===== config.mk =====
export PLATFORM = sky130hd
export DESIGN_NAME = cpu
export DESIGN_NICKNAME = cpu
export VERILOG_FILES = /design/flow/design.v
export SDC_FILE = /design/flow/constraint.sdc
export NUM_CORES = 4
export LEC_CHECK = 0
export CAP_MARGIN = 10
export CELL_PAD_IN_SITES_DETAIL_PLACEMENT = 0
export CORE_ASPECT_RATIO = 1.0
export CORE_MARGIN = 2
export CORE_UTILIZATION = 62
export CTS_CLUSTER_DIAMETER = 333
export GPL_ROUTABILITY_DRIVEN = 0
export MAX_ROUTING_LAYER = met4
export PLACE_DENSITY_LB_ADDON = 0.09
export SLEW_MARGIN = 20
export TNS_END_PERCENT = 80

===== constraint.sdc =====
create_clock -name core_clock -period 9.0 [get_ports {clk}]
set_input_delay 1.8000 -clock core_clock [delete_from_list [all_inputs] [get_ports {clk}]]
set_output_delay 1.8000 -clock core_clock [all_outputs]
set_load 0.01 [all_outputs]

===== design.v =====
module alu#(
  parameter WIDTH = 16
) (
  input [WIDTH-1:0] a,
  input [WIDTH-1:0] b,
  input cond,
  input [5:0] sel,
  output [WIDTH-1:0] out
);
assign out = alu(a, b, cond, sel);
function [WIDTH-1:0] alu(
  input [WIDTH-1:0] a,
  input [WIDTH-1:0] b,
  input cond,
  input [5:0] sel);
begin
  logic [WIDTH-1:0] add;
  logic [WIDTH:0] sub;
  logic of;
  logic zf;
  logic sf;  
  logic lt;  
  logic cf;  
  logic signed [WIDTH-1:0] sb;
  add = b + a;
  sub = b - a;
  of = is_overflow(a[15], b[15], sub[15]);
  zf = sub == {WIDTH{1'b0}};
  sf = sub[15];
  lt = sf ^ of;
  cf = sub[16];
  sb = b;
  casex (sel)
    6'b0000xx: alu = a + sel[1:0];
    6'b000100: alu = ~a;
    6'b0001x1: alu = a ^ 16'h8000;
    6'b000110: alu = a | (a[7] ? 16'hff00 : 16'd0);
    6'b001xxx: alu = b;
    6'b010000: alu = b & a;
    6'b010001: alu = b | a;
    6'b01001x: alu = b ^ a;
    6'b010100: alu = b >> a;
    6'b010101: alu = sb >>> a;
    6'b010110: alu = b << a;
    6'b100000: alu = add;
    6'b100001: alu = sub;
    6'b100010: alu = b * a;
    6'b101000: alu = {{WIDTH-1{1'b0}}, zf};
    6'b101001: alu = {{WIDTH-1{1'b0}}, ~zf};
    6'b101010: alu = lt;
    6'b101011: alu = lt | zf;
    6'b101100: alu = cf;
    6'b101101: alu = cf | zf;
    6'b11xxx0: alu = cond ? a : add;
    6'b11xxx1: alu = cond ? add : a;
    default:   alu = {WIDTH{1'b0}};
  endcase
end
endfunction
function is_overflow(input a, input b, input b_sub_a);
begin
  is_overflow = (b & ~a & ~b_sub_a) | (~b & a & b_sub_a);
end
endfunction
endmodule
module stack#(
  parameter WIDTH = 16,
  parameter DEPTH = 16
) (
  input rst,
  input clk,
  input pop,
  input push,
  input load,
  input [WIDTH-1:0] data_in,
  output [WIDTH-1:0] data0,
  output [WIDTH-1:0] data1
);
logic [WIDTH-1:0] data[0:DEPTH-1];
assign data0 = data[0];
assign data1 = data[1];
integer i;
always @(posedge clk, posedge rst) begin
  if (rst)
    for (i = 0; i < DEPTH; i = i+1) data[i] <= {WIDTH{1'b0}};
  else begin
    if (load)
      data[0] <= data_in;
    else if (pop)
      data[0] <= data[1];
    else if (push)
      data[0] <= {WIDTH{1'b0}};
    if (pop) begin
      for (i = 1; i < DEPTH-1; i = i+1) data[i] <= data[i + 1];
      data[DEPTH-1] <= {WIDTH{1'b0}};
    end
    else if (push) begin
      for (i = 1; i < DEPTH; i = i+1) data[i] <= data[i - 1];
    end
  end
end
endmodule
module signalizer(
  input rst,
  input clk,
  output phase_decode,
  output phase_exec,
  output phase_rdmem,
  output phase_fetch
);
logic reg1, reg2;
assign phase_decode = ~reg1 & ~reg2;
assign phase_exec   =  reg1 & ~reg2;
assign phase_rdmem  =  reg1 &  reg2;
assign phase_fetch  = ~reg1 &  reg2;
always @(posedge clk, posedge rst) begin
  if (rst) begin
    reg1 <= 1'b1;
    reg2 <= 1'b1;
  end else begin
    reg1 <= ~reg2;
    reg2 <= reg1;
  end
end
endmodule
module decoder(
  input [17:0] insn,
  output sign,
  output [15:0] imm_mask,
  output [2:0] src_a,
  output [1:0] src_b,
  output [5:0] alu_sel,
  output wr_stk1,
  output pop,
  output push,
  output load_stk,
  output load_fp,
  output load_gp,
  output load_ip,
  output load_isr,
  output cpop,
  output cpush,
  output byt,
  output dmem_ren,
  output dmem_wen,
  output set_ien, clear_ien,
  output call,
  output pmem_wenh, pmem_wenl
);
assign imm_mask = calc_imm_mask(insn[17:14]);
assign {sign, src_a, src_b, alu_sel,
  load_stk, load_fp, load_gp, load_ip, load_isr,
  push, pop, cpush, cpop,
  wr_stk1, byt, dmem_ren, dmem_wen,
  set_ien, clear_ien, call, pmem_wenh, pmem_wenl} = decode(insn);
function [29:0] decode(input [17:0] insn);
  logic sign;
  logic [2:0] src_a;
  logic [1:0] pp;
  logic [4:0] load;
  sign = insn[11];
  src_a = {1'b0, insn[13:12]};
  pp = insn[7:6];
  load = src_a === 3'h3;
  decode = 30'd0;
  casex (insn)
    18'b11_xxxx_xxxx_xxxx_xxxx:  
      decode = {1'b0, 3'h0, 2'h1,  6'h0f,     18'b10000_1000_0000_00_000};
    18'b00_00xx_xxxx_xxxx_xxxx:  
      decode = {sign, 3'h3,   2'h1,  6'h20,   18'b00010_0010_0000_00_100};
    18'b00_0100_xxxx_xxxx_xxxx:  
      decode = {sign, 3'h3,   2'h1,  6'h20,   18'b00010_0000_0000_00_000};
    18'b00_0101_xxxx_xxxx_xxxx:  
      decode = {sign, src_a, 2'h1,  6'h20,   18'b01000_0000_0000_00_000};
    18'b00_0110_xxxx_xxxx_xxxx:  
      decode = {sign, 3'h3,   2'h1,  6'h30,  18'b00010_0100_0000_00_000};
    18'b00_1000_xxxx_xxxx_xxxx:  
      decode = {1'b0, src_a, 2'h1,  6'h0f,     18'b10000_1000_0110_00_000};
    18'b00_10xx_xxxx_xxxx_xxxx:  
      decode = {1'b0, src_a, 2'h1,  6'h20,   18'b10000_1000_0110_00_000};
    18'b00_1100_xxxx_xxxx_xxxx:  
      decode = {1'b0, src_a, 2'h1,  6'h0f,     18'b00000_0100_0101_00_000};
    18'b00_11xx_xxxx_xxxx_xxxx:  
      decode = {1'b0, src_a, 2'h1,  6'h20,   18'b00000_0100_0101_00_000};
    18'b01_0000_xxxx_xxxx_xxx0:  
      decode = {1'b0, src_a, 2'h1,  6'h0f,     18'b10000_1000_0010_00_000};
    18'b01_00xx_xxxx_xxxx_xxx0:  
      decode = {1'b0, src_a, 2'h1,  6'h20,   18'b10000_1000_0010_00_000};
    18'b01_0000_xxxx_xxxx_xxx1:  
      decode = {1'b0, src_a, 2'h1,  6'h0f,     18'b00000_0100_0001_00_000};
    18'b01_00xx_xxxx_xxxx_xxx1:  
      decode = {1'b0, src_a, 2'h1,  6'h20,   18'b00000_0100_0001_00_000};
    18'b01_01xx_xxxx_xxxx_xxxx:  
      decode = {1'b0, src_a, 2'h1,  6'h20,   18'b10000_1000_0000_00_000};
    18'b01_11xx_0xxx_xxxx_xxxx:  
      decode = {1'b0, 3'h0, 2'h0, insn[5:0],  18'b10000_0000_0000_00_000 | (pp << 11)};
    18'b01_11xx_1xxx_xx00_0x00:  
      decode = {1'b0, 3'h4, 2'h1,  6'h00,     18'b00010_0001_0000_00_000};
    18'b01_11xx_1xxx_xx00_0x01:  
      decode = {1'b0, 3'h0, 2'h1,  6'h00,     18'b00010_0110_0000_00_100};
    18'b01_11xx_1xxx_xx00_0x10:  
      decode = {1'b0, 3'h4, 2'h1,  6'h00,     18'b01000_0001_0000_00_000};
    18'b01_11xx_1xxx_xx00_0x11:  
      decode = {1'b0, 3'h1,   2'h1,  6'h00,     18'b00000_0010_0000_00_000};
    18'b01_11xx_1xxx_xx00_10x0:  
      decode = {1'b0, 3'h0, 2'h1,  6'h00,     18'b10000_0000_0010_00_000};
    18'b01_11xx_1xxx_xx00_1100:  
      decode = {1'b0, 3'h0, 2'h1,  6'h00,     18'b10000_0100_1001_00_000};
    18'b01_11xx_1xxx_xx00_1110:  
      decode = {1'b0, 3'h0, 2'h1,  6'h00,     18'b00000_0100_1001_00_000};
    18'b01_11xx_1xxx_xx00_10x1:  
      decode = {1'b0, 3'h0, 2'h1,  6'h00,     18'b10000_0000_0110_00_000};
    18'b01_11xx_1xxx_xx00_1101:  
      decode = {1'b0, 3'h0, 2'h1,  6'h00,     18'b10000_0100_1101_00_000};
    18'b01_11xx_1xxx_xx00_1111:  
      decode = {1'b0, 3'h0, 2'h1,  6'h00,     18'b00000_0100_1101_00_000};
    18'b01_11xx_1xxx_xxx1_xx0x:  
      decode = {1'b0, 3'h3,   2'h2,  6'h0f,     18'b00010_0010_0000_00_000};
    18'b01_11xx_1xxx_xxx1_xx1x:  
      decode = {1'b0, 3'h4, 2'h1,  6'h00,     18'b00010_0001_0000_10_000};
    18'b01_11xx_1xxx_xx1x_x000:  
      decode = {1'b0, 3'h0, 2'h1,  6'h00,     18'b01000_0100_0000_00_000};
    18'b01_11xx_1xxx_xx1x_x001:  
      decode = {1'b0, 3'h0, 2'h1,  6'h00,     18'b00100_0100_0000_00_000};
    18'b01_11xx_1xxx_xx1x_x010:  
      decode = {1'b0, 3'h0, 2'h1,  6'h00,     18'b00001_0100_0000_00_000};
    18'b01_11xx_1xxx_xx1x_x100:  
      decode = {1'b0, 3'h0, 2'h1,  6'h00,     18'b10000_0100_1000_00_010};
    18'b01_11xx_1xxx_xx1x_x101:  
      decode = {1'b0, 3'h0, 2'h1,  6'h00,     18'b10000_0100_1000_00_001};
  endcase
endfunction
function [15:0] calc_imm_mask(input [3:0] op);
begin
  casex (op)
    4'b11xx: calc_imm_mask = 16'hffff;  
    4'b0000: calc_imm_mask = 16'h3fff;  
    4'b0100: calc_imm_mask = 16'h0ffe;  
    default: calc_imm_mask = 16'h0fff;  
  endcase
end
endfunction
endmodule
module signals(
  input rst,
  input clk,
  input irq,
  input [17:0] insn,
  output sign,
  output [15:0] imm_mask,
  output [2:0] src_a_sel,
  output [1:0] src_b_sel,
  output [5:0] alu_sel,
  output wr_stk1,
  output pop,
  output push,
  output load_stk,
  output load_fp,
  output load_gp,
  output load_ip,
  output load_insn,
  output load_isr,
  output cpop,
  output cpush,
  output byt,
  output dmem_ren,
  output dmem_wen,
  output set_ien, clear_ien,
  output [1:0] phase,
  output pmem_wenh, pmem_wenl
);
logic src_a_fp, src_a_gp, src_a_ip, src_a_cstk;
assign src_a_sel = src_a_fp ? 3'h1
                   : src_a_gp ? 3'h2
                   : src_a_ip ? 3'h3
                   : src_a_cstk ? 3'h4
                   : 3'h0;
assign src_a_fp = phase_half & (insn_src_a === 3'h1) & ~irq_pend;
assign src_a_gp = phase_half & (insn_src_a === 3'h2) & ~irq_pend;
assign src_a_ip = ~phase_half | (insn_src_a === 3'h3) | irq_pend | (insn_call & phase_decode);
assign src_a_cstk = phase_half & (insn_src_a === 3'h4) & ~irq_pend;
assign src_b_sel = irq_pend ? 2'h2 : insn_src_b;
assign alu_sel = phase_exec ? (irq_pend ? 6'h0f : insn_alu_sel) : phase_fetch ? 6'h01 : 6'h00;
assign pop = (insn_pop & ~irq_pend) & phase_exec;
assign push = (insn_push & ~irq_pend) & (insn_dmem_ren ? phase_rdmem : phase_exec);
assign load_stk = (insn_stk & ~irq_pend) & (insn_dmem_ren ? phase_rdmem : phase_exec);
assign load_fp = (insn_fp & ~irq_pend) & phase_exec;
assign load_gp = (insn_gp & ~irq_pend) & phase_exec;
assign load_ip = reload_ip | (phase_fetch & ~irq  );
assign load_insn = phase_fetch;
assign load_isr = (insn_isr & ~irq_pend) & phase_exec;
assign cpop = (insn_cpop & ~irq_pend) & phase_exec;
assign cpush = (insn_cpush | irq_pend) & phase_decode;
assign byt = (insn_byt & ~irq_pend);
assign dmem_ren = phase_rdmem & insn_dmem_ren;
assign dmem_wen = (insn_dmem_wen & ~irq_pend) & phase_exec;
assign set_ien = (insn_set_ien & ~irq_pend) & phase_exec;
assign clear_ien = (insn_clear_ien | irq_pend) & phase_exec;
assign phase = phase_decode ? 2'd0
             : phase_exec ? 2'd1
             : phase_rdmem ? 2'd2 : 2'd3;
assign pmem_wenh = (insn_pmem_wenh & ~irq_pend) & phase_exec;
assign pmem_wenl = (insn_pmem_wenl & ~irq_pend) & phase_exec;
logic phase_decode, phase_exec, phase_rdmem, phase_fetch, irq_pend;
signalizer signalizer(.*);
logic [2:0] insn_src_a;
logic [1:0] insn_src_b;
logic [5:0] insn_alu_sel;
logic insn_pop, insn_push, insn_stk, insn_fp, insn_gp, insn_ip, insn_isr,
  insn_cpop, insn_cpush, insn_byt, insn_dmem_ren, insn_dmem_wen,
  insn_set_ien, insn_clear_ien, insn_call, insn_pmem_wenh, insn_pmem_wenl;
decoder decoder(
  .insn(insn),
  .sign(sign),
  .imm_mask(imm_mask),
  .src_a(insn_src_a),
  .src_b(insn_src_b),
  .alu_sel(insn_alu_sel),
  .wr_stk1(wr_stk1),
  .pop(insn_pop),
  .push(insn_push),
  .load_stk(insn_stk),
  .load_fp(insn_fp),
  .load_gp(insn_gp),
  .load_ip(insn_ip),
  .load_isr(insn_isr),
  .cpop(insn_cpop),
  .cpush(insn_cpush),
  .byt(insn_byt),
  .dmem_ren(insn_dmem_ren),
  .dmem_wen(insn_dmem_wen),
  .set_ien(insn_set_ien),
  .clear_ien(insn_clear_ien),
  .call(insn_call),
  .pmem_wenh(insn_pmem_wenh),
  .pmem_wenl(insn_pmem_wenl)
);
logic reload_ip;
assign reload_ip = (insn_ip | irq_pend) & phase_exec;
logic phase_half;
assign phase_half = phase_decode | phase_exec;
always @(posedge rst, posedge clk) begin
  if (rst)
    irq_pend <= 1'b0;
  else if (phase_fetch)
    irq_pend <= irq;
end
endmodule
module cpu#(
  parameter CLOCK_HZ = 27_000_000
) (
  input  rst,
  input  clk,
  input  irq,
  output dmem_ren,  
  output dmem_wen,  
  output dmem_byt,  
  output [14-1:0] dmem_addr,
  input  [15:0] dmem_rdata,  
  output [15:0] dmem_wdata,  
  output pmem_wenh, pmem_wenl,
  output [14-1:0] pmem_addr,
  input  [17:0] pmem_rdata,  
  output [17:0] pmem_wdata   
);
logic sign, wr_stk1, pop, push,
  load_stk, load_fp, load_gp, load_ip, load_isr, cpop, cpush,
  irq_masked, ien, set_ien, clear_ien, load_insn;
logic [2:0] src_a_sel;
logic [1:0] src_b_sel;
logic [1:0] phase;
logic [5:0] alu_sel;
logic [15:0] stack0, stack1, stack_in, cstack0,
             alu_out, src_a, src_b, imm_mask, dmem_wdata_raw;
logic [15:0] fp, gp, ip, isr;
logic [14-1:0] dmem_addr_d;
logic [17:0] insn;
assign src_a = src_a_sel === 3'h1   ? fp
             : src_a_sel === 3'h2   ? gp
             : src_a_sel === 3'h3   ? ip
             : src_a_sel === 3'h4 ? cstack0
             : stack0;
assign src_b = src_b_sel === 2'd0 ? stack1
               : src_b_sel === 2'd1 ? mask_imm(insn[15:0], imm_mask, sign)
               : isr;
assign stack_in = dmem_ren ? byte_format(dmem_rdata, dmem_byt, dmem_addr_d[0]) : alu_out;
assign dmem_addr = alu_out[14-1:0];
assign dmem_wdata_raw = wr_stk1 ? stack1 : stack0;
assign dmem_wdata = dmem_addr[0] ? {dmem_wdata_raw[7:0], 8'd0} : dmem_wdata_raw;
assign pmem_addr = alu_out[14-1:0];
assign pmem_wdata = {dmem_wdata_raw[1:0], dmem_wdata_raw};
assign irq_masked = ien & irq;
alu alu(
  .a(src_a),
  .b(src_b),
  .cond(stack0[0]),
  .sel(alu_sel),
  .out(alu_out)
);
stack stack(
  .rst(rst),
  .clk(clk),
  .pop(pop),
  .push(push),
  .load(load_stk),
  .data_in(stack_in),
  .data0(stack0),
  .data1(stack1)
);
stack cstack(
  .rst(rst),
  .clk(clk),
  .pop(cpop),
  .push(cpush),
  .load(cpush),
  .data_in(alu_out),
  .data0(cstack0)
);
signals signals(
  .rst(rst),
  .clk(clk),
  .irq(irq_masked),
  .insn(insn),
  .sign(sign),
  .imm_mask(imm_mask),
  .src_a_sel(src_a_sel),
  .src_b_sel(src_b_sel),
  .alu_sel(alu_sel),
  .wr_stk1(wr_stk1),
  .pop(pop),
  .push(push),
  .load_stk(load_stk),
  .load_fp(load_fp),
  .load_gp(load_gp),
  .load_ip(load_ip),
  .load_insn(load_insn),
  .load_isr(load_isr),
  .cpop(cpop),
  .cpush(cpush),
  .byt(dmem_byt),
  .dmem_ren(dmem_ren),
  .dmem_wen(dmem_wen),
  .set_ien(set_ien),
  .clear_ien(clear_ien),
  .phase(phase),
  .pmem_wenh(pmem_wenh),
  .pmem_wenl(pmem_wenl)
);
always @(posedge clk, posedge rst) begin
  if (rst)
    fp <= 16'h4000;
  else if (load_fp)
    fp <= alu_out;
end
always @(posedge clk, posedge rst) begin
  if (rst)
    gp <= 16'h0100;
  else if (load_gp)
    gp <= alu_out;
end
always @(posedge clk, posedge rst) begin
  if (rst)
    ip <= 16'h0;
  else if (load_ip)
    ip <= alu_out;
end
always @(posedge clk, posedge rst) begin
  if (rst)
    isr <= 16'd0;
  else if (load_isr)
    isr <= alu_out;
end
always @(posedge clk, posedge rst) begin
  if (rst)
    insn <= 18'd0;
  else if (load_insn)
    insn <= pmem_rdata;
end
always @(posedge clk, posedge rst) begin
  if (rst)
    dmem_addr_d <= 14'd0;
  else
    dmem_addr_d <= dmem_addr;
end
always @(posedge clk, posedge rst) begin
  if (rst)
    ien <= 1'b1;
  else if (set_ien)
    ien <= 1'b1;
  else if (clear_ien)
    ien <= 1'b0;
end
function [15:0] byte_format(input [15:0] val16, input dmem_byt, input addr1);
begin
  if (~dmem_byt)
    byte_format = val16;
  else begin
    if (addr1)
      byte_format = val16 >> 8;
    else
      byte_format = val16 & 16'h00ff;
  end
end
endfunction
function [15:0] mask_imm(input [15:0] imm16, input [15:0] imm_mask, input sign);
begin
  logic [5:0] sign_bits;
  logic [15:0] masked;
  sign_bits = 6'b111111 ^ imm_mask[15:10];
  masked = imm16 & imm_mask;
  mask_imm = sign ? (masked | (sign_bits << 10)) : masked;
end
endfunction
endmodule

===== run.sh =====
#!/bin/bash
# the make line also repeats each setting of config.mk as NAME=value (left out here)
make -C /OpenROAD-flow-scripts/flow DESIGN_CONFIG=/design/flow/config.mk WORK_HOME=/design/flow/orfs CLKGATE_MAP_FILE= finish

==> results of run 1 <==
## final cells by class
cell class	instances	area, um^2	area share [%]
Tap cell	790	988	2.14
Multi-Input combinational cell	3384	22200	48.0
Sequential cell	599	15000	32.4
Clock buffer	84	1800	3.89
Antenna cell	13	32.5	0.0703
Inverter	191	737	1.59
Timing Repair Buffer	560	4890	10.6
Clock inverter	38	616	1.33
## what timing repair did
| item | 4_1_cts | 5_1_grt |
|---|---|---|
| buffers inserted | 53 | 29 |
| resized | 294 | 119 |
| pin swaps | 83 | 69 |
| endpoints found under the hold margin | 0 | 0 |
| endpoints found under the setup margin | 38 | 50 |
| cloned | 2 | 1 |
## per-layer routing
layer	routed length, um	vias to the layer above	global-route usage (%)
met2	52600	2009	55.5
met3	15600	693	14.6
met4	8980	0	22.6
li1	-	16200	-
met5	0	-	-
met1	46700	17400	49.0
## per-stage QoR
step / utilization [%] / setup TNS [ps] / cell area [um^2] / total power [uW] / setup WS, ps
after floorplan: - / -580320 / 38300 / 10400 / -965
after global placement: 68.1 / -12130 / 41800 / 14800 / -964
after detailed placement: 68.1 / -14790 / 41800 / 15000 / -1070
after CTS: 74.1 / -14330 / 45500 / 20000 / -1030
after global routing: 75.4 / -27150 / 46200 / 23000 / -1390
final: 75.4 / -19820 / 46300 / 22100 / -1190
==> run notes, run 1 <==
Notes on the flow run.

- The count of maximum capacitance violations is 0, for reference.
- The horizontal die dimension reported for this design is 253 um.
- The final timing summary puts the cycle share of the worst path at 113%.
- In the synthesis report, Yosys lists the chip area as ~38000 um^2.
- The most critical hold endpoint after final layout shows a slack of 476 ps.
- The H-tree was split into 3 levels.
- In the CTS report, the clock slew at the register clock pins of the worst setup and hold paths is listed as 60 ps.
- The category of the worst setup path capture point is a primary output, for reference.
- The floorplan die area is 63800 um^2, for reference.
- The number of logic stages on the critical path including buffering is 35, for reference.
- For this run, the final setup violation count is recorded as 39.
- The minimum setup slack in the final design is -1190 ps, for reference.
- Looking at the cell usage after synthesis, the top flip-flop cell is dfrtp_1.
- Of the post-synthesis cell area, the part taken by muxes is roughly a tenth.
- At the pin with the least slew margin, the transition time is 1200 ps.
- The number of warnings the tools reported is 76, for reference.
- Once placement completed, the tool counted placed cells totaling 5442.
- The synthesized netlist devotes 17.9% of its cell area to compound gates.
- Clock tree synthesis inserted a total of between 60 and 70 buffers.
- Across all checked pins, the minimum headroom to the slew limit is 19.2%.
- The layout overhead on the synthesized area is 20.8%, for reference.
- nand2_1 is the most common cell in the netlist.
- The run finished, with violations left.
- The reasons given for failing layout checks are negative setup slack.
- The commonest cells after synthesis are nand2_1 (1001), dfrtp_1 (594), nor2_1 (444), o21ai_0 (356), mux2i_1 (282).
- The sort of element at the start of the critical path is a flop, for reference.
- The sequential power is 3590 uW, for reference.
- The total nets after synthesis is roughly 4.7k, for reference.
- The floorplan step records an initial core utilization of 62.4%.
- The count of cells in the finished layout, fillers not included, comes to 5659.
- The cell-mix breakdown from Yosys lists the simple-gate area share as 19.1%.
- Entering global routing, the biggest net connects between 200 and 300 pins.
- The origin of the worst setup path is insn[14]$_DFFE_PP0P_, for reference.
- Switching power as a fraction of the total was reported as 46.1%.
- The TritonCTS clock tree is done, for reference.
- The share of synthesized area occupied by flip-flops and latches is 39.2%, for reference.
- The internal power is 11900 uW, for reference.
- The via count of the first global-routing pass is 34.5k, for reference.
- Dividing the synthesized area by the synthesized cell count gives roughly 8.5 um^2.
- The largest part of the power goes to combinational logic.
- The number of vias after detailed routing is roughly 36k, for reference.
- The origin of the critical flop-to-flop path is insn[15]$_DFFE_PP0P_, for reference.
- Summed over its instances, the top area cell type makes up 38.8% of the synthesized netlist area.
- The number of cells on the worst reg-to-reg path is 35, for reference.
- The post-synthesis cell type count is 115, for reference.
- After Yosys synthesis, XOR and XNOR cells account for 1.51% of the synthesized area.
- The delay of the slowest critical-path stage is 540 ps, for reference.
- The total routing resource utilization after global routing is 39.5%, for reference.
- The destination of the critical timing path is dmem_addr[11], for reference.
- In this run the VDD rail shows a maximum IR drop of 1.03 mV.
- The count of input and output buffers is ~100, for reference.
- The dominant kind of combinational cell is simple AND/OR/NAND/NOR gates, for reference.
- The initial antenna violation count is 9, for reference.
- The first global-routing pass estimated 191 mm of wire.
- The critical path in this run is classified as flop to primary output.
- The type of the most critical hold path is flop to flop, for reference.
- The launch instance of the worst min-delay path is stack.data[15][14]$_DFFE_PP0P_, for reference.
- The count of endpoints failing hold in the final timing report is 0, for reference.
- Once synthesis finished, the tally of register bits stood at 599.
- The CTS log lists the clock sinks for this run as 599.
- During I/O placement, the number of pins put on the boundary was between 100 and 150.
- The count of buffer and inverter cells on the critical path is 12, for reference.
- Looking at the critical path, the highest net fanout was 6.
- The yosys synthesis warning count is 7, for reference.
- The leakage power in the latest report is roughly 0.022 uW.
- The part of the power in the clock network is 13.5%, for reference.
- The data required time at the worst endpoint is a little over 7000 ps, for reference.
- The cell area that synthesis handed to floorplanning was 38300 um^2.
- Registers are responsible for 16.2% of the overall power.
- The first TritonRoute pass finished after 14 iterations.
- dfrtp_1 takes more of the synthesized area than any other cell.
- The worst hold path stage count is 2, for reference.
- According to the dpl log, the detail-placed design has an HPWL of 82.0 mm.
- The post-route clock skew is 39.9 ps, for reference.
- The net count of the finished layout is approximately 5k.
- The average vias per placed instance is 6.42, for reference.
- The number of hold buffers added after CTS is 0, for reference.
- The residual overflow from global routing is 0, for reference.
- The internal reg-to-reg setup slack is -10 ps, for reference.
- The power report lists the combinational group at 15500 uW.
- The instance tally after logic synthesis is 4531, for reference.
- Yosys mapped a number of flops with a built-in enable equal to 0.
- The routed wirelength normalized by instance count is 21.9 um, for reference.
- The post-route antenna net violation count is 0, for reference.
- The family of cells with the greatest summed delay on the critical path is adder cells, for reference.
- The power density relative to cell area is 478 nW/um^2, for reference.
- Per the OpenROAD floorplan log, the height of the die is 253 um.
- The combinational power share is 70.3%, for reference.
- The cell sitting at the root of the clock tree is a clkbuf_16.
- The buffer depth of the longest clock path is 3, for reference.
- After detailed routing, the number of remaining DRC violations is 0.
- For the worst-skew pair, the clock arrives at the later sink with an insertion delay of 640 ps.
- The switching power total is 10200 uW, for reference.
- In this run the standard cell core region covers 61400 um^2.
- After synthesis, the cell types taking the most area are dfrtp_1 (39%), nand2_1 (9.8%), mux2i_1 (7.4%).
- The count of final max-slew check failures is 0, for reference.
- The most numerous cell type found on the critical path is buf_4.
- The wire length reported by the detailed router is 124 mm, for reference.
- The detailed router finished its first iteration with ~5k violations.
- The critical path's slowest stage uses the library cell fa_1.
- Yosys reported that registers with async set or reset make up 100%.
- The total of fill cells in the finished design is roughly 4.4k, for reference.
- In this run the critical register-to-register path is captured at cstack.data[0][15]$_DFFE_PP0P_.
- The final timing report derives a shortest allowable period of just over 10000 ps.
- The peak clock frequency supported by timing is 98.2 MHz, for reference.
- The worst hold path terminates at stack.data[14][14]$_DFFE_PP0P_.
- The post-synthesis share of cell area spent on full adders, half adders and majority gates is a little over 7%, for reference.
- Setup repair after global routing could not meet its margin everywhere.
- The count of instantiated cells in the yosys netlist is 4531, for reference.
- The clock network consumes a total of 2980 uW.
- The data arrival time of the worst path is 8390 ps, for reference.
- After floorplanning, the core was divided into between 90 and 100 placement rows.
==> run 2, diff against run 1 <==
CAP_MARGIN = 20   (was 10)
CELL_PAD_IN_SITES_DETAIL_PLACEMENT = unset   (was 0)
CORE_ASPECT_RATIO = unset   (was 1.0)
CORE_MARGIN = 4   (was 2)
CORE_UTILIZATION = 32   (was 62)
CTS_CLUSTER_DIAMETER = 79   (was 333)
GPL_ROUTABILITY_DRIVEN = 1   (was 0)
MAX_ROUTING_LAYER = unset   (was met4)
PLACE_DENSITY = 0.87   (was unset)
PLACE_DENSITY_LB_ADDON = unset   (was 0.09)
SETUP_SLACK_MARGIN = 1.22   (was unset)
SLEW_MARGIN = 30   (was 20)
TNS_END_PERCENT = unset   (was 80)
clock period = 6.22 ns   (was 9.0 ns; I/O delays follow)
==> run 2 against run 1 <==
Compared with the run above: the layout still fails its checks (negative setup slack); first-iteration DRC count decreased by 9.3%; worst hold slack got worse by 7.1 ps; final cell count increased by 21%; via count up 4.6%; combinational power is 83% higher; clock-buffer cell count grew 2; wire length rose by 19%; largest power group unchanged; highest routed layer is now met5.
==> run notes, run 2 <==
Notes on the flow run.

- The run finished, with violations left.
- The run did not pass the layout checks because of negative setup slack.
- The summed area of non-filler cells in the final layout came to 51900 um^2 (+12%).
- The worst hold margin is 469 ps (-7.07 ps), for reference.
- The number of logic stages on the critical path including buffering is 30 (-14%).
- The area of the placeable core came to 118000 um^2 (+93%).
- The TritonCTS clock tree is done, for reference.
- The number of primary I/O pins is 104 (unchanged), for reference.
- The part of the power in the clock network was 10.4% (-3.1 points).
- The share of power burned in registers is 13.7% (-2.5 points), for reference.
- The biggest slice of the total power is consumed by combinational logic.
- The row count is 126 (+38%).
- The first-pass detailed-route iteration total is 6 (-8), for reference.
- The count of endpoints failing hold in the final timing report came to 0 (unchanged).
- The total nets after synthesis is 4735 (unchanged).
- The floorplan die area was 125000 um^2 (+96%).
- The relative slew slack was 33.9% (+15 points).
- The simple logic cell fraction of the synthesized area was 19.1% (unchanged).
- The share of synthesized area occupied by flip-flops and latches is 39.2% (unchanged), for reference.
- The worst IR drop on VDD is 2.49 mV (+140%), for reference.
- The smallest clock period supported by the final layout is computed as 9730 ps.
- The residual overflow from global routing was 0 (unchanged).
- The number of warnings the tools reported is 73 (-3.9%), for reference.
- The synthesized area was 38300 um^2 (unchanged).
- The switching power total is 16500 uW (+62%), for reference.
- The switching part of the total power came to 44.2% (-1.8 points).
- The layout overhead on the synthesized area is 35.5%, for reference.
- The total placed instance area is 45900 um^2 (+9.8%).
- The instance tally after logic synthesis was 4531 (unchanged).
- The initial antenna violation count came to 7 (-2).
- The clock net sink count is 599 (unchanged), for reference.
- The buffer depth of the longest clock path is 3 (unchanged).
- The power density relative to cell area is 720 nW/um^2 (+51%).
- The maximum number of pins on one net before global-route repair came to 288 (+6.7%).
- The main area contributors are dfrtp_1 (39%), nand2_1 (9.8%), mux2i_1 (7.4%).
- The internal reg-to-reg setup slack is -3420 ps (-3410 ps), for reference.
- The worst setup path is of the flop to primary output kind.
- The post-DP HPWL is 104 mm (+26%).
- The slowest cell on the critical path is fa_2, for reference.
- The proportion of synthesized flip-flops having asynchronous set or reset is 100% (unchanged).
- The portion of synthesized cell area occupied by the leading cell type is 38.8% (unchanged), for reference.
- The via count of the first global-routing pass was 36.5k (+5.5%).
- The average vias per placed instance was 5.54 (-14%).
- The origin of the worst setup path is insn[15]$_DFFE_PP0P_, for reference.
- The post-route clock skew is 18.3 ps (-21.6 ps), for reference.
- The count of input and output buffers is 103 (unchanged).
- The total routing resource utilization after global routing was 22.0% (-17 points).
- The remaining routing DRC violations is 0 (unchanged).
- The endpoint of the worst-slack reg-to-reg timing path is isr[14]$_DFFE_PP0P_, for reference.
- The category of the worst setup path capture point is a primary output, for reference.
- The sequential power was 5120 uW (+43%).
- The sort of element at the start of the critical path is a flop, for reference.
- The count of final max-slew check failures is 0 (unchanged), for reference.
- The total of fill cells in the finished design was 10.9k (+150%).
- The share of the synthesized netlist area taken by xor and xnor gates was 1.51% (unchanged).
- The peak clock frequency supported by timing is 103 MHz, for reference.
- Setup repair after global routing could not meet its margin everywhere.
- The count of final setup violators came to 127 (+230%).
- The minimum setup slack in the final design is -3510 ps (-2320 ps), for reference.
- After synthesis, the most frequently instantiated cells are nand2_1 (1001), dfrtp_1 (594), nor2_1 (444), o21ai_0 (356), mux2i_1 (282).
- For the worst min-delay path, the startpoint reported by OpenROAD is isr[2]$_DFFE_PP0P_.
- The number of vias after detailed routing is 38.0k (+4.6%), for reference.
- The transition at the pin with the smallest max-transition slack is 992 ps (-207 ps).
- The initial core utilization is 32.3% (-30 points), for reference.
- The area fraction in mux cells came to 9.30% (unchanged).
- Looking at area per cell type in the netlist, the leader is dfrtp_1.
- The most instantiated flip-flop cell in the synthesis netlist is dfrtp_1, for reference.
- The post-route clock period utilization is 156% (+43 points), for reference.
- The count of buffer and inverter cells on the critical path is 10 (-2).
- The final-stage net count is 5417 (+8.2%).
- The minimum setup slack after placement is -3230 ps (-2160 ps), for reference.
- The starting DRC count in detailed routing is 4598 (-9.3%).
- The family of cells with the greatest summed delay on the critical path is adder cells, for reference.
- The delay of the slowest critical-path stage is 580 ps (+40 ps), for reference.
- The total negative setup slack was -248470 ps (-228650 ps).
- The post-route antenna net violation count is 0 (unchanged), for reference.
- The clock-pin slew on the worst setup and hold paths is 60 ps (about the same).
- The worst hold path stage count came to 2 (unchanged).
- The insertion delay to the later sink of the worst-skew pair is 660 ps (+20 ps).
- The data arrival time of the worst path is 8490 ps (+100 ps).
- The count of instantiated cells in the yosys netlist came to 4531 (unchanged).
- The wire length reported by the detailed router is 147 mm (+19%).
- The type of the most critical hold path is flop to flop, for reference.
- The Yosys chip area is 38300 um^2 (unchanged), for reference.
- The endpoint of the worst hold path is reported as isr[2]$_DFFE_PP0P_.
- The vertical die dimension is 354 um (+40%), for reference.
- The power dissipated in the clock network is 3880 uW (+30%), for reference.
- The maximum fanout along the worst path was 5 (-1).
- The post-synthesis share of cell area spent on full adders, half adders and majority gates is 7.08% (unchanged), for reference.
- The post-synth tally of flip-flops with integrated enable came to 0 (unchanged).
- The maximum level of the CTS H-tree was 2 (-1).
- The flop and latch count out of synthesis is 599 (unchanged), for reference.
- The power attributed to combinational cells is 28400 uW (+83%), for reference.
- For reference, the critical path is captured by dmem_addr[13].
- The leakage power summed over all cells is 0.0241 uW (+11%), for reference.
- The horizontal die size is 354 um (+40%), for reference.
- The complex-gate fraction of the synthesized area is 17.9% (unchanged), for reference.
- The combinational power share is 75.9% (+5.6 points).
- The internal power is 20800 uW (+75%), for reference.
- The global-route wire length before repair was 218 mm (+14%).
- The total CTS buffers came to 61 (-7.6%).
- The post-synthesis cell type count is 115 (unchanged), for reference.
- The number of cells on the worst reg-to-reg path is 48 (+37%), for reference.
- In the post-synthesis netlist, the cell with the most instances is nand2_1.
- The master cell of the clock root buffer is clkbuf_16, for reference.
- The dominant kind of combinational cell is simple AND/OR/NAND/NOR gates, for reference.
- In this run the critical register-to-register path is launched from insn[15]$_DFFE_PP0P_.
- The yosys synthesis warning count came to 7 (unchanged).
- The final weighted congestion in routability-driven placement is 1.04, for reference.
- The data required time at the worst endpoint is 4980 ps (-2220 ps), for reference.
- The count of maximum capacitance violations is 0 (unchanged), for reference.
- The per-instance average area after synthesis was 8.45 um^2 (unchanged).
- The routed wirelength normalized by instance count was 21.4 um (-2.2%).
[run 2: per-layer routing]
| metal | wire, um | track usage, % | up-vias | part of all wire (%) |
|---|---|---|---|---|
| met5 | 21 | 0 | - | 0.014 |
| met4 | 6390 | 7.99 | 4 | 4.4 |
| met3 | 14100 | 4.43 | 367 | 9.6 |
| met2 | 64800 | 33.7 | 1750 | 44 |
| met1 | 61600 | 30.9 | 18900 | 42 |
| li1 | - | - | 17000 | - |
[run 2: repair_timing]
action | 4_1_cts | 5_1_grt
setup buffers | 128 | 56
gates cloned | 5 | 1
hold buffers | 0 | 0
pin swaps | 129 | 132
setup endpoints to repair | 162 | 162
gates resized | 457 | 241
[run 2: per-stage QoR]
step,utilization [%],std cells,power [uW]
after global placement,38.8,6555,25300
after global routing,43.8,6861,38900
after CTS,42.6,6799,34000
after detailed placement,38.8,6555,25800
after floorplan,-,4531,16800
final,43.8,6864,37400
[run 2: layout make-up]
type	instances	area (um^2)	area share, %
multi-input cells	3383	23200	44.6
flip-flops and latches	599	15000	28.9
repair buffers	977	8810	17.0
well taps	1600	2000	3.86
clock buffers	86	1780	3.43
inverters	191	766	1.48
clock inverters	25	367	0.706
diodes	3	7.51	0.0145
==> run 3, diff against run 2 <==
ABC_AREA = 1   (was unset)
CAP_MARGIN = 10   (was 20)
CELL_PAD_IN_SITES_DETAIL_PLACEMENT = 0   (was unset)
CORE_ASPECT_RATIO = 1.0   (was unset)
CORE_MARGIN = 2   (was 4)
CORE_UTILIZATION = 72   (was 32)
CTS_CLUSTER_DIAMETER = unset   (was 79)
CTS_CLUSTER_SIZE = 47   (was unset)
MAX_ROUTING_LAYER = met4   (was unset)
PLACE_DENSITY = unset   (was 0.87)
PLACE_DENSITY_LB_ADDON = 0.01   (was unset)
SETUP_SLACK_MARGIN = -0.93   (was 1.22)
SLEW_MARGIN = 20   (was 30)
TNS_END_PERCENT = 80   (was unset)
clock period = 12.8 ns   (was 6.22 ns; I/O delays follow)
==> run 3 against run 2 <==
Compared with the run above: still fails the layout checks on negative setup slack; register-to-register slack better by 6100 ps; core utilization rose by 35 points; global-route usage increased by 26 points; setup slack improved by 3500 ps; critical path type unchanged.
==> run notes, run 3 <==
Notes on the flow run.

- The flow ran to the end, but the layout failed its checks.
- Failing layout checks were recorded as negative setup slack.
- The share of synthesized area occupied by flip-flops and latches was 38.4% (-0.71 points).
- The yosys synthesis warning count is 7 (unchanged).
- The synthesis run shows the most used standard cells to be nand2_1 (1046), o21ai_0 (937), inv_1 (890), dfrtp_1 (594), o211ai_1 (282).
- The origin of the worst setup path is insn[1]$_DFFE_PP0P_, for reference.
- The cell type with the largest total area is dfrtp_1, for reference.
- The most instantiated flip-flop cell in the synthesis netlist is dfrtp_1, for reference.
- The total CTS buffers is 60 (-1.6%), for reference.
- Yosys attributes the largest share of cell area to dfrtp_1 (38%), o21ai_0 (12%), nand2_1 (10%).
- Ranked by power, first place goes to combinational logic.
- The launch instance of the worst min-delay path is signals.signalizer.reg1$_DFF_PP1_, for reference.
- The initial core utilization is 72.6% (+40 points), for reference.
- The number of primary I/O pins is 104 (unchanged).
- The power attributed to combinational cells is 8330 uW (-71%).
- The transition at the pin with the smallest max-transition slack is 1180 ps (+185 ps).
- Per the run report, area growth between synthesis and finish was 8.43%.
- The first-pass detailed-route iteration total is 17 (+11).
- The clock-pin slew on the worst setup and hold paths came to 60 ps (about the same).
- The number of logic stages on the critical path including buffering is 38 (+27%), for reference.
- The horizontal die size is 237 um (-33%), for reference.
- The internal power is 6510 uW (-69%).
- The residual overflow from global routing is 0 (unchanged), for reference.
- The share of the synthesized netlist area taken by xor and xnor gates is 0.651% (-0.85 points), for reference.
- The portion of synthesized cell area occupied by the leading cell type was 38.1% (-0.71 points).
- The total of fill cells in the finished design came to 3288 (-70%).
- The master cell of the clock root buffer is clkbuf_16, for reference.
- The post-route clock skew is 49.4 ps (+31.1 ps), for reference.
- The post-CTS resize count is 0 (-100%), for reference.
- The simple logic cell fraction of the synthesized area is 18.3% (-0.83 points), for reference.
- The insertion delay to the later sink of the worst-skew pair is 670 ps (about the same), for reference.
- TritonCTS built the clock tree.
- The power dissipated in the clock network came to 2000 uW (-48%).
- For this run, the top clock speed supported by timing is about 78 MHz.
- The switching power total is 6570 uW (-60%).
- The complex-gate fraction of the synthesized area is 22.1% (+4.2 points).
- The clock net sink count is 599 (unchanged), for reference.
- The worst hold path stage count was 0 (-2).
- The sequential power is 2750 uW (-46%), for reference.
- The data arrival time of the worst path is 10260 ps (+1770 ps).
- The starting DRC count in detailed routing is 6921 (+51%), for reference.
- The logic area is 19100 um^2 (-17%).
- The per-instance average area after synthesis is 7.39 um^2 (-13%), for reference.
- The combinational power share is 63.7% (-12 points), for reference.
- The area of the placeable core is 53700 um^2 (-55%).
- The part of the power in the clock network is 15.3% (+4.9 points), for reference.
- The maximum level of the CTS H-tree came to 2 (unchanged).
- The slowest cell on the critical path is dfrtp_1, for reference.
- The flop and latch count out of synthesis came to 599 (unchanged).
- The family of cells with the greatest summed delay on the critical path is simple AND/OR/NAND/NOR gates, for reference.
- The routed wirelength normalized by instance count is 22.3 um (+4.3%).
- The post-route clock period utilization is 100% (-56 points), for reference.
- The number of vias after detailed routing is 39.3k (+3.3%), for reference.
- The post-synthesis share of cell area spent on full adders, half adders and majority gates came to 6.95% (-0.13 points).
- The number of cells on the worst reg-to-reg path came to 37 (-23%).
- The storage element area is 15000 um^2 (about the same).
- The final weighted congestion in routability-driven placement was 1.06 (+2.6%).
- The type of the most critical hold path is flop to flop, for reference.
- The post-DP HPWL is 82.9 mm (-20%), for reference.
- The proportion of synthesized flip-flops having asynchronous set or reset is 100% (unchanged).
- The number of warnings the tools reported is 76 (+4.1%), for reference.
- The count of maximum capacitance violations is 0 (unchanged), for reference.
- The leakage power summed over all cells is 0.0200 uW (-17%), for reference.
- The Yosys chip area was 39000 um^2 (+1.9%).
- The relative slew slack is 20.9% (-13 points), for reference.
- The minimum setup slack in the final design was -21.7 ps (+3490 ps).
- The post-route antenna net violation count is 0 (unchanged), for reference.
- STA classifies the critical path startpoint as a flop.
- The post-CTS setup buffer count was 0 (-100%).
- The sum of internal, switching and leakage power came to 13100 uW (-65%).
- The remaining routing DRC violations was 0 (unchanged).
- The via count of the first global-routing pass is 37.7k (+3.3%), for reference.
- The delay of the slowest critical-path stage is 670 ps (+90 ps).
- The row count came to 85 (-33%).
- The floorplan die area is 56100 um^2 (-55%), for reference.
- The global-route wire length before repair is 207 mm (-5.2%).
- The area fraction in mux cells is 0.901% (-8.4 points), for reference.
- The destination of the critical timing path is pmem_addr[13], for reference.
- The vertical die dimension is 237 um (-33%).
- The final-stage net count was 5372 (-0.83%).
- The switching part of the total power is 50.2% (+6.0 points), for reference.
- The post-synthesis cell type count is 68 (-41%), for reference.
- The category of the worst setup path capture point is a primary output, for reference.
- The maximum number of pins on one net before global-route repair is 263 (-8.7%), for reference.
- In the post-synthesis netlist, the cell with the most instances is nand2_1.
- The synthesized area was 39000 um^2 (+1.9%).
- After layout, the minimum clock period comes to approximately 13000 ps.
- The post-synth tally of flip-flops with integrated enable is 0 (unchanged), for reference.
- The critical path in this run is classified as flop to primary output.
- The power density relative to cell area came to 309 nW/um^2 (-57%).
- The worst IR drop on VDD is 0.751 mV (-70%), for reference.
- The endpoint of the worst hold-timing path is signals.signalizer.reg2$_DFF_PP1_, for reference.
- The maximum fanout along the worst path is 17 (+12), for reference.
- The internal reg-to-reg setup slack came to 2700 ps (+6120 ps).
- The buffer depth of the longest clock path is 3 (unchanged), for reference.
- The average vias per placed instance came to 6.63 (+20%).
- The initial antenna violation count is 6 (-1), for reference.
- The count of final setup violators is 2 (-98%), for reference.
- The minimum setup slack after placement is 1090 ps (+4320 ps), for reference.
- The total negative setup slack is -38.7 ps (+248430 ps), for reference.
- The count of final max-slew check failures came to 0 (unchanged).
- The total nets after synthesis is 5480 (+16%), for reference.
- The share of power burned in registers is 21.1% (+7.4 points), for reference.
- The origin of the critical flop-to-flop path is insn[1]$_DFFE_PP0P_, for reference.
- The count of buffer and inverter cells on the critical path is 7 (-3), for reference.
- The count of instantiated cells in the yosys netlist is 5276 (+16%).
- The number of hold buffers added after CTS is 0 (unchanged), for reference.
- The count of input and output buffers is 103 (unchanged), for reference.
- The dominant kind of combinational cell is AND-OR/OR-AND gates, for reference.
- The total routing resource utilization after global routing is 48.3% (+26 points), for reference.
- The count of endpoints failing hold in the final timing report is 0 (unchanged), for reference.
- The data required time at the worst endpoint is 10240 ps (+5260 ps), for reference.
- The endpoint of the worst-slack reg-to-reg timing path is cstack.data[0][15]$_DFFE_PP0P_, for reference.
- The instance tally after logic synthesis came to 5276 (+16%).
- The wire length reported by the detailed router is 132 mm (-10%), for reference.
-- run 3: per-layer routing --
layer	GRT usage, %	vias to the layer above	share of wire [%]
met2	72.6	3076	45
met3	12.4	827	12
met4	28.4	0	7.4
met5	-	-	0
li1	-	17000	-
met1	59.3	18400	36
-- run 3: per-stage QoR --
step	hold slack, ps	cells	utilization, %	instance area [um^2]
finish	389	5923	78.8	42300
global route	392	5922	78.8	42300
floorplan	361	5276	-	39000
detailed placement	378	5801	74.5	40000
CTS	385	5915	78.6	42200
global placement	370	5801	74.5	40000
-- run 3: cell type report --
class | instances | share of cell area [%]
tap | 696 | 2.06
inverter | 926 | 8.27
clock buffer | 88 | 4.27
multi-input combinational | 3415 | 45.2
sequential | 599 | 35.5
timing repair buffer | 166 | 3.69
clock inverter | 26 | 0.970
antenna | 7 | 0.0414
==> run 4, diff against run 3 <==
ABC_AREA = unset   (was 1)
CAP_MARGIN = 20   (was 10)
CELL_PAD_IN_SITES_DETAIL_PLACEMENT = unset   (was 0)
CORE_ASPECT_RATIO = 0.71   (was 1.0)
CTS_CLUSTER_DIAMETER = 376   (was unset)
CTS_CLUSTER_SIZE = 14   (was 47)
GPL_ROUTABILITY_DRIVEN = unset   (was 1)
MAX_ROUTING_LAYER = unset   (was met4)
PLACE_DENSITY_LB_ADDON = 0.0   (was 0.01)
SETUP_SLACK_MARGIN = 1.29   (was -0.93)
TNS_END_PERCENT = unset   (was 80)
clock period = 4.51 ns   (was 12.8 ns; I/O delays follow)
==> run 4 against run 3 <==
Compared with the run above: the run now fails in global routing (5_1_grt); die area down 1.7%; synthesized cell count down 14%; area after synthesis down 1.8%.
==> run notes, run 4 <==
Notes on the flow run.

- The run stopped with a tool error.
- The last stage reached is global routing (5_1_grt), for reference.
- The first error in the log reads "[ERROR GRT-0232] Routing congestion too high. Check the congestion heatmap in the GUI".
- The total routing resource utilization after global routing is 71.7%, for reference.
- The total CTS buffers is 48 (-20%), for reference.
- The residual overflow from global routing is 24, for reference.
- The flop and latch count out of synthesis is 599 (unchanged).
- The top cell type by instance count after synthesis is nand2_1, for reference.
- The initial core utilization is 72.6% (about the same).
- The vertical die dimension is 198 um (-16%), for reference.
- The share of synthesized area occupied by flip-flops and latches came to 39.2% (+0.71 points).
- The final weighted congestion in routability-driven placement is 1.16 (+8.9%), for reference.
- The clock net sink count was 599 (unchanged).
- The proportion of synthesized flip-flops having asynchronous set or reset is 100% (unchanged).
- The share of the synthesized netlist area taken by xor and xnor gates is 1.51% (+0.85 points), for reference.
- The area of the placeable core was 52800 um^2 (-1.7%).
- The minimum setup slack after placement was -4620 ps (-5710 ps).
- The total placed instance area is 45300 um^2 (+13%).
- Post-synth the commonest register cell is dfrtp_1.
- The post-synthesis cell type count is 115 (+69%), for reference.
- The synthesized area is 38300 um^2 (-1.8%).
- The instance tally after logic synthesis is 4531 (-14%), for reference.
- Sorting the synthesized cells by area gives the leading types as dfrtp_1 (39%), nand2_1 (9.8%), mux2i_1 (7.4%).
- The maximum level of the CTS H-tree is 2 (unchanged).
- The floorplan die area is 55100 um^2 (-1.7%), for reference.
- The horizontal die size is 278 um (+17%), for reference.
- The cell type that accounts for the most area after synthesis is dfrtp_1.
- The count of instantiated cells in the yosys netlist is 4531 (-14%).
- The total nets after synthesis is 4735 (-14%).
- The count of input and output buffers was 103 (unchanged).
- The number of primary I/O pins is 104 (unchanged).
- The Yosys chip area is 38300 um^2 (-1.8%), for reference.
- The complex-gate fraction of the synthesized area is 17.9% (-4.2 points), for reference.
- The dominant kind of combinational cell is simple AND/OR/NAND/NOR gates, for reference.
- The simple logic cell fraction of the synthesized area is 19.1% (+0.83 points), for reference.
- The post-synth tally of flip-flops with integrated enable came to 0 (unchanged).
- The master cell of the clock root buffer is clkbuf_16, for reference.
- The portion of synthesized cell area occupied by the leading cell type is 38.8% (+0.71 points), for reference.
- Yosys reports that the most numerous cell types are nand2_1 (1001), dfrtp_1 (594), nor2_1 (444), o21ai_0 (356), mux2i_1 (282).
- The per-instance average area after synthesis was 8.45 um^2 (+14%).
- The post-DP HPWL came to 98.1 mm (+18%).
- The area fraction in mux cells is 9.30% (+8.4 points), for reference.
- The post-synthesis share of cell area spent on full adders, half adders and majority gates is 7.08% (+0.13 points), for reference.
- The yosys synthesis warning count came to 7 (unchanged).
- The buffer depth of the longest clock path is 3 (unchanged), for reference.
- The row count came to 71 (-16%).
run 4: routing by layer:
layer	GRT usage, %	GRT overflow
met1	74.3	0
met2	90.8	10
met3	51.7	0
met4	67.9	14
met5	26.8	0
run 4: per-stage QoR:
step | setup TNS [ps] | cells | hold slack [ps]
2_1_floorplan | -3010770 | 4531 | 353
3_3_place_gp | -408650 | 5680 | 452
3_5_place_dp | -426930 | 5680 | 453
4_1_cts | -424820 | 5806 | 490
run 4: what timing repair did:
action | CTS
buffers inserted | 65
gates resized | 288
setup endpoints to repair | 533
cloned | 1
hold buffers | 0
pin swaps | 85
==> run 5, diff against run 4 <==
CELL_PAD_IN_SITES_GLOBAL_PLACEMENT = 3   (was unset)
CORE_ASPECT_RATIO = unset   (was 0.71)
CORE_MARGIN = 8   (was 2)
CORE_UTILIZATION = 47   (was 72)
CTS_CLUSTER_DIAMETER = 358   (was 376)
CTS_CLUSTER_SIZE = unset   (was 14)
GPL_ROUTABILITY_DRIVEN = 0   (was unset)
HOLD_SLACK_MARGIN = 0.13   (was unset)
PLACE_DENSITY_LB_ADDON = 0.29   (was 0.0)
SETUP_SLACK_MARGIN = 1.34   (was 1.29)
clock period = 16.8 ns   (was 4.51 ns; I/O delays follow)
==> run 5 against run 4 <==
Compared with the run above: the flow stops in global placement without I/O (3_1_place_gp_skip_io); synthesized cell count is the same; area after synthesis unchanged; die area rose by 65%.
==> run notes, run 5 <==
Notes on the flow run.

- The count of instantiated cells in the yosys netlist is 4531 (unchanged), for reference.
- The proportion of synthesized flip-flops having asynchronous set or reset came to 100% (unchanged).
- The first error in the log reads "[ERROR FLW-0024] Place density exceeds 1.0 (current PLACE_DENSITY_LB_ADDON =  0.29). Please check if the value of  PLACE_DENSITY_LB_ADDON is between 0 and 0.99".
- The complex-gate fraction of the synthesized area came to 17.9% (unchanged).
- The yosys synthesis warning count came to 7 (unchanged).
- The per-instance average area after synthesis is 8.45 um^2 (unchanged).
- The flop and latch count out of synthesis is 599 (unchanged), for reference.
- The area of the placeable core is 80500 um^2 (+53%), for reference.
- The simple logic cell fraction of the synthesized area was 19.1% (unchanged).
- The stage where the run came to a stop is global placement without I/O (3_1_place_gp_skip_io).
- The total nets after synthesis was 4735 (unchanged).
- Ranked by total cell area, the synthesized netlist is headed by dfrtp_1 (39%), nand2_1 (9.8%), mux2i_1 (7.4%).
- The run stopped with a tool error.
- In the post-synthesis netlist, the cell with the most instances is nand2_1.
- The post-synth tally of flip-flops with integrated enable is 0 (unchanged), for reference.
- The most used flip-flop cell after synthesis is dfrtp_1.
- In the synthesized netlist, the cells that appear most often are nand2_1 (1001), dfrtp_1 (594), nor2_1 (444), o21ai_0 (356), mux2i_1 (282).
- The portion of synthesized cell area occupied by the leading cell type came to 38.8% (unchanged).
- The vertical die dimension is 301 um (+52%).
- The area fraction in mux cells was 9.30% (unchanged).
- The row count came to 104 (+46%).
- The dominant kind of combinational cell is simple AND/OR/NAND/NOR gates, for reference.
- The initial core utilization is 47.5% (-25 points), for reference.
- The post-synthesis share of cell area spent on full adders, half adders and majority gates is 7.08% (unchanged), for reference.
- The synthesized area is 38300 um^2 (unchanged), for reference.
- The instance tally after logic synthesis came to 4531 (unchanged).
- The post-synthesis cell type count is 115 (unchanged), for reference.
- The cell type with the largest total area is dfrtp_1, for reference.
- The share of the synthesized netlist area taken by xor and xnor gates was 1.51% (unchanged).
- The Yosys chip area is 38300 um^2 (unchanged), for reference.
- The floorplan die area is 90900 um^2 (+65%), for reference.
- The horizontal die size is 301 um (+8.6%).
- The share of synthesized area occupied by flip-flops and latches was 39.2% (unchanged).
==> run 6, diff against run 5 <==
ABC_AREA = 1   (was unset)
CAP_MARGIN = 25   (was 20)
CORE_MARGIN = 9   (was 8)
CORE_UTILIZATION = 66   (was 47)
CTS_CLUSTER_DIAMETER = 43   (was 358)
GPL_TIMING_DRIVEN = 1   (was unset)
HOLD_SLACK_MARGIN = unset   (was 0.13)
MAX_ROUTING_LAYER = met4   (was unset)
PLACE_DENSITY_LB_ADDON = 0.2   (was 0.29)
SETUP_SLACK_MARGIN = 1.59   (was 1.34)
clock period = 11.5 ns   (was 16.8 ns; I/O delays follow)
==> run 6 against run 5 <==
Compared with the run above: the flow again stops in global placement without I/O (3_1_place_gp_skip_io); die area decreased by 25%; area after synthesis increased by 1.9%; synthesized cell count increased by 16%.
==> run notes, run 6 <==
Notes on the flow run.

- The simple logic cell fraction of the synthesized area was 18.3% (-0.83 points).
- The yosys synthesis warning count came to 7 (unchanged).
- The vertical die dimension was 261 um (-13%).
- The flow did not finish.
- The proportion of synthesized flip-flops having asynchronous set or reset was 100% (unchanged).
- The cell type that accounts for the most area after synthesis is dfrtp_1.
- The area fraction in mux cells is 0.901% (-8.4 points).
- The instance tally after logic synthesis came to 5276 (+16%).
- The post-synthesis cell type count came to 68 (-41%).
- The share of synthesized area occupied by flip-flops and latches was 38.4% (-0.71 points).
- The area of the placeable core came to 58100 um^2 (-28%).
- The complex-gate fraction of the synthesized area is 22.1% (+4.2 points).
- Looking at the gate-level netlist, the highest instance count belongs to nand2_1.
- The initial core utilization is 67.1% (+20 points), for reference.
- The floorplan die area is 68200 um^2 (-25%), for reference.
- The tool reported: "[ERROR FLW-0024] Place density exceeds 1.0 (current PLACE_DENSITY_LB_ADDON =  0.2). Please check if the value of  PLACE_DENSITY_LB_ADDON is between 0 and 0.99".
- The count of instantiated cells in the yosys netlist is 5276 (+16%), for reference.
- The flop and latch count out of synthesis was 599 (unchanged).
- The horizontal die size is 261 um (-13%), for reference.
- The post-synthesis share of cell area spent on full adders, half adders and majority gates was 6.95% (-0.13 points).
- The Yosys chip area is 39000 um^2 (+1.9%), for reference.
- The row count was 88 (-15%).
- The flow stopped in global placement without I/O (3_1_place_gp_skip_io).
- The per-instance average area after synthesis is 7.39 um^2 (-13%).
- The most used flip-flop cell after synthesis is dfrtp_1.
- Yosys reports that the most numerous cell types are nand2_1 (1046), o21ai_0 (937), inv_1 (890), dfrtp_1 (594), o211ai_1 (282).
- The synthesized area is 39000 um^2 (+1.9%).
- Of the combinational cells, the family taking the most area is AND-OR/OR-AND gates.
- The post-synth tally of flip-flops with integrated enable came to 0 (unchanged).
- The total nets after synthesis was 5480 (+16%).
- The portion of synthesized cell area occupied by the leading cell type is 38.1% (-0.71 points), for reference.
- The share of the synthesized netlist area taken by xor and xnor gates is 0.651% (-0.85 points), for reference.
- For reference, the top cells by area after synthesis are dfrtp_1 (38%), o21ai_0 (12%), nand2_1 (10%).
==> run 7, diff against run 6 <==
CAP_MARGIN = 10   (was 25)
CELL_PAD_IN_SITES_DETAIL_PLACEMENT = 0   (was unset)
CELL_PAD_IN_SITES_GLOBAL_PLACEMENT = unset   (was 3)
CORE_ASPECT_RATIO = 0.71   (was unset)
CORE_MARGIN = 2   (was 9)
CORE_UTILIZATION = 72   (was 66)
CTS_CLUSTER_DIAMETER = unset   (was 43)
CTS_CLUSTER_SIZE = 82   (was unset)
GPL_ROUTABILITY_DRIVEN = 1   (was 0)
GPL_TIMING_DRIVEN = unset   (was 1)
HOLD_SLACK_MARGIN = 0.13   (was unset)
PLACE_DENSITY_LB_ADDON = 0.01   (was 0.2)
SETUP_SLACK_MARGIN = -0.93   (was 1.59)
TNS_END_PERCENT = 80   (was unset)
clock period = 12.8 ns   (was 11.5 ns; I/O delays follow)
==> run 7 against run 6 <==
Compared with the run above: the layout now fails its checks (negative setup slack); die area fell by 18%; synthesized cell count stayed put; area after synthesis stayed put.
==> run notes, run 7 <==
Notes on the flow run.

- The flow ran to the end, but the layout failed its checks.
- The layout checks failed on negative setup slack.
- The count of input and output buffers is 103, for reference.
- The insertion delay to the later sink of the worst-skew pair is 640 ps, for reference.
- Per the CTS log, the root buffer master is clkbuf_16.
- The power density relative to cell area is 309 nW/um^2, for reference.
- The TritonCTS clock tree is done, for reference.
- Per STA, the worst path accumulates the most delay in the family adder cells.
- The vertical die dimension is 200 um (-23%), for reference.
- Per STA, the library cell used most along the worst path is inv_1.
- The count of final setup violators is 4, for reference.
- The residual overflow from global routing is 0, for reference.
- The delay of the slowest critical-path stage is 850 ps, for reference.
- Combinational logic is responsible for between 60 and 70% of the overall power.
- The share of power burned in registers is 21.0%, for reference.
- The count of final max-slew check failures is 0, for reference.
- CTS reports a maximum clock tree buffer depth of 3.
- The complex-gate fraction of the synthesized area is 22.1% (unchanged), for reference.
- The number of logic stages on the critical path including buffering is 39, for reference.
- The post-synthesis cell type count is 68 (unchanged), for reference.
- The most instantiated flip-flop cell in the synthesis netlist is dfrtp_1, for reference.
- The total of fill cells in the finished design is 3387, for reference.
- The power dissipated in the clock network is approximately 1700 uW, for reference.
- The initial core utilization came to 73.3% (+6.2 points).
- The sequential power is 2730 uW, for reference.
- The data arrival time of the worst path is around 11000 ps, for reference.
- The number of primary I/O pins is 104, for reference.
- STA classifies the critical path startpoint as a flop.
- The count of maximum capacitance violations is 0, for reference.
- According to the finish report, the design has a final net count of ~5.4k.
- Counting both buffers and inverters, the worst setup path holds a total of 9.
- The remaining routing DRC violations is 0, for reference.
- The launch point of the worst min-delay path is recorded as signals.signalizer.reg1$_DFF_PP1_.
- The Yosys chip area is 39000 um^2 (unchanged), for reference.
- Per the CTS log, the maximum H-tree level is 2.
- Once detailed placement completed, the half-perimeter wirelength came to 86.8 mm.
- The area fraction in mux cells came to 0.901% (unchanged).
- The critical path ends at pmem_addr[13].
- STA classifies the critical path endpoint as a primary output.
- The final weighted congestion in routability-driven placement is ~1.2, for reference.
- The worst register-to-register path begins at insn[1]$_DFFE_PP0P_.
- The simple logic cell fraction of the synthesized area was 18.3% (unchanged).
- The leakage power summed over all cells is approximately 0.020 uW, for reference.
- The maximum number of pins on one net before global-route repair is 303, for reference.
- The highest supply drop recorded on VDD is 0.576 mV.
- The floorplan die area is 56100 um^2 (-18%), for reference.
- The share of synthesized area occupied by flip-flops and latches came to 38.4% (unchanged).
- The proportion of synthesized flip-flops having asynchronous set or reset was 100% (unchanged).
- Counting I/O delays and the setup requirement, the final critical path takes 13220 ps.
- Global routing used 47.8% of the available tracks across all layers.
- The final timing summary puts the cycle share of the worst path at 103%.
- The area of the placeable core is 53200 um^2 (-8.5%), for reference.
- For the final database, setup skew stands at roughly 57 ps.
- The cell type with the largest total area is dfrtp_1, for reference.
- The total nets after synthesis was 5480 (unchanged).
- The first-pass detailed-route iteration total is 10, for reference.
- The total negative setup slack is -906 ps, for reference.
- The required time at the worst endpoint is listed as between 10000 and 15000 ps.
- The clock-pin slew on the worst setup and hold paths is 60 ps, for reference.
- The post-synth tally of flip-flops with integrated enable came to 0 (unchanged).
- In the post-synthesis netlist, the biggest area contributors are dfrtp_1 (38%), o21ai_0 (12%), nand2_1 (10%).
- The via count of the first global-routing pass is 36.2k, for reference.
- The share of the synthesized netlist area taken by xor and xnor gates came to 0.651% (unchanged).
- The average vias per placed instance is 6.57, for reference.
- The instance tally after logic synthesis is 5276 (unchanged), for reference.
- The kind of critical path is flop to primary output, for reference.
- The number of cells on the worst reg-to-reg path is 45, for reference.
- The count of endpoints failing hold in the final timing report is 0, for reference.
- The post-synthesis share of cell area spent on full adders, half adders and majority gates is 6.95% (unchanged), for reference.
- For reference, the top cells by count after synthesis are nand2_1 (1046), o21ai_0 (937), inv_1 (890), dfrtp_1 (594), o211ai_1 (282).
- The synthesized area is 39000 um^2 (unchanged), for reference.
- The initial antenna violation count is 2.
- The routed wirelength normalized by instance count is 22.4 um, for reference.
- The script extracted a net switching power of 6710 uW.
- The total CTS buffers is ~54, for reference.
- The peak clock frequency supported by timing is ~76 MHz, for reference.
- The yosys synthesis warning count was 7 (unchanged).
- The internal reg-to-reg setup slack is between 2000 and 3000 ps, for reference.
- nand2_1 is the most common cell in the netlist.
- Per the detail_route report, the via count comes to 38.8k.
- The internal power is around 6300 uW, for reference.
- The starting DRC count in detailed routing is ~6.7k, for reference.
- At the pin with the least slew margin, the transition time is between 1000 and 1500 ps.
- The dominant power group in this design is combinational logic.
- The flow reports power dissipated in combinational cells as 8550 uW.
- The portion of synthesized cell area occupied by the leading cell type is 38.1% (unchanged), for reference.
- Per the slew report, the remaining headroom to the max-slew limit stands at about a fifth.
- The wire length reported by the detailed router is 132 mm, for reference.
- The flop and latch count out of synthesis was 599 (unchanged).
- The post-route antenna net violation count is 0, for reference.
- The timing report shows that the slowest cell on the worst path is o21ai_2.
- The origin of the worst setup path is insn[1]$_DFFE_PP0P_, for reference.
- The number of hold buffers added after CTS is 0, for reference.
- The clock net sink count is 599, for reference.
- Net switching is 51.8% of the power.
- The endpoint of the worst-slack reg-to-reg timing path is stack.data[0][14]$_DFFE_PP0P_, for reference.
- Per report_power, the clock group accounts for a little over an eighth of the total.
- The maximum fanout along the worst path is 23, for reference.
- The post-CTS setup buffer count is 0, for reference.
- STA on the placed design reports a worst setup slack of between 500 and 600 ps.
- The minimum setup slack in the final design is -423 ps, for reference.
- The row count is 71 (-19%), for reference.
- The horizontal die size is 280 um (+7.3%), for reference.
- The count of instantiated cells in the yosys netlist was 5276 (unchanged).
- The global-route wire length before repair is 204 mm, for reference.
- The type recorded for the worst min-delay path is flop to flop.
- In the hold report, the worst path ends at signals.signalizer.reg2$_DFF_PP1_.
- The per-instance average area after synthesis is 7.39 um^2 (unchanged), for reference.
- The number of cells on the worst hold path is listed as 0.
- The flow measured a signed area growth from synthesis to layout of 7.48%.
- The dominant kind of combinational cell is AND-OR/OR-AND gates, for reference.
- OpenROAD emitted warnings numbering 67.
-- run 7: what timing repair did --
action / CTS / global route
hold endpoints to repair: 0 / 0
endpoints found under the setup margin: 0 / 2
gates resized: 0 / 1
-- run 7: routing by layer --
metal,up-vias,wire (um),GRT usage (%)
li1,17000,-,-
met1,18100,50800,64.3
met2,3128,54300,65.2
met3,558,22000,20.9
met4,0,5280,14.1
met5,-,0,-
-- run 7: through the flow --
| step | total power (uW) | hold slack (ps) | area [um^2] | util (%) | cells |
|---|---|---|---|---|---|
| floorplan | 8350 | 361 | 39000 | - | 5276 |
| global placement | 10400 | 369 | 40100 | 75.3 | 5803 |
| detailed placement | 10800 | 376 | 40100 | 75.3 | 5803 |
| CTS | 12600 | 384 | 41900 | 78.7 | 5902 |
| global route | 14000 | 388 | 41900 | 78.8 | 5905 |
| finish | 13000 | 384 | 41900 | 78.8 | 5905 |
-- run 7: layout make-up --
type	count	area [um^2]	area share, %
Antenna cell	2	5.00	0.0119
Clock buffer	79	1550	3.69
Clock inverter	20	270	0.645
Inverter	926	3500	8.34
Multi-Input combinational cell	3415	19100	45.6
Sequential cell	599	15000	35.8
Tap cell	693	867	2.07
Timing Repair Buffer	171	1620	3.85
Power figures rest on the tool's default switching activity, not on a simulated workload.
